// md5_iter
module md5_iter(output wire [127:0] digest_o, output reg valid, output reg [63:0] value, input clk, rst, input [63:0] message, input new_message);
	reg [1:0] round;
	reg [3:0] phase;
	reg [127:0] digest;
	wire [511:0] padded_message;
	reg [127:0] current_state;
	wire [127:0] next_state;
	reg idle;
	always @ (posedge clk) begin
		if( rst ) begin
			round <= 2'd0;
			phase <= 4'd0;
			valid <= 1'b0;
			current_state <= {32'h67452301, 32'hefcdab89, 32'h98badcfe, 32'h10325476};
			digest <= 128'd0;
			value <= 128'd0;
			idle <= 1'b1;
		end
		else begin
			if( idle ) begin
				round <= 2'd0;
				phase <= 4'd0;
				current_state <= {32'h67452301, 32'hefcdab89, 32'h98badcfe, 32'h10325476};
				idle <= ~new_message;
				if( new_message ) begin
					value <= message;
					valid <= 1'b0;
					digest <= 128'd0;
				end
			end
			else begin
				phase <= phase + 4'd1;
				if( phase == 4'd15 ) begin
					round <= round + 2'd1;
					if( round == 2'd3 ) begin
						valid <= 1'b1;
						digest <= {next_state[127:96]+32'h67452301, next_state[95:64]+32'hefcdab89,  next_state[63:32]+32'h98badcfe, next_state[31:0]+32'h10325476};
						idle <= 1'b1;
					end
				end
				current_state <= next_state;
			end
		end
	end
	md5_operation md50(.round(round), .phase(phase), .message(padded_message), .current_state(current_state), .next_state(next_state));
    assign digest_o[127:96] = {digest[103:96], digest[111:104], digest[119:112], digest[127:120]};
	assign digest_o[95:64] =  {digest[71:64], digest[79:72], digest[87:80], digest[95:88]};
	assign digest_o[63:32] =  {digest[39:32], digest[47:40], digest[55:48], digest[63:56]};
	assign digest_o[31:0] =  {digest[7:0], digest[15:8], digest[23:16], digest[31:24]};
	assign padded_message = {
		message[39:32], message[47:40], message[55:48], message[63:56],
		message[7:0], message[15:8], message[23:16], message[31:24],
		24'd0, 8'b10000000, 352'd0, 24'd0, 8'd64, 32'd0};
endmodule
For scale: ~4400 cells after synthesis, roughly 330 flip-flops, about 260 I/O pins, about 27000 µm² of cells after synthesis.
clock: 6.64 ns
lec_check: 0
abc_area: 1
cap_margin: 20
cell_pad_in_sites_global_placement: 0
core_margin: 2
core_utilization: 71
cts_cluster_size: 27
gpl_routability_driven: 1
gpl_timing_driven: 1
max_routing_layer: met5
place_density_lb_addon: 0.08
setup_slack_margin: 1.91
slew_margin: 20
run.sh (not shown) runs the stock make flow with config.mk's settings and CLKGATE_MAP_FILE=.
The starting point ended with an error in clock tree synthesis on DPL-0038.
Change:
==> flow/config.mk (replaced) <==
export PLATFORM = sky130hd
export DESIGN_NAME = md5_iter
export DESIGN_NICKNAME = md5_iter
export VERILOG_FILES = /design/flow/design.v
export SDC_FILE = /design/flow/constraint.sdc
export NUM_CORES = 4
export LEC_CHECK = 0
export CAP_MARGIN = 20
export CORE_MARGIN = 2
export CORE_UTILIZATION = 52
export CTS_CLUSTER_SIZE = 98
export SLEW_MARGIN = 20
==> flow/constraint.sdc (replaced) <==
create_clock -name core_clock -period 8.02 [get_ports {clk}]
set_input_delay 1.6040 -clock core_clock [delete_from_list [all_inputs] [get_ports {clk}]]
set_output_delay 1.6040 -clock core_clock [all_outputs]
set_load 0.01 [all_outputs]
This time the run finished but failed the layout checks on negative setup slack.
Synthesized cell count is lower by roughly a tenth.
Area after synthesis is higher by a few percent.
Die area is higher by well over a third.
Change:
--- a/flow/config.mk
+++ b/flow/config.mk
@@ -10,2 +10,4 @@
-export CORE_UTILIZATION = 52
-export CTS_CLUSTER_SIZE = 98
+export CORE_UTILIZATION = 40
+export CTS_CLUSTER_DIAMETER = 103
+export MAX_ROUTING_LAYER = met4
+export PLACE_DENSITY = 0.51
==> flow/constraint.sdc (replaced) <==
create_clock -name core_clock -period 10.0 [get_ports {clk}]
set_input_delay 2.0000 -clock core_clock [delete_from_list [all_inputs] [get_ports {clk}]]
set_output_delay 2.0000 -clock core_clock [all_outputs]
set_load 0.01 [all_outputs]
The new run produced a clean layout.
Non-clock buffer count falls by 409.
Flip-flop count stays the same.
Setup slack improves by 2.1 ns.
Cell count falls by 3.3%.
Worst hold slack degrades by 0.0081 ns.
Area after synthesis does not change.
Via count falls by 16%.
Routed wire length falls by 12%.
First-iteration DRC count falls by 45%.
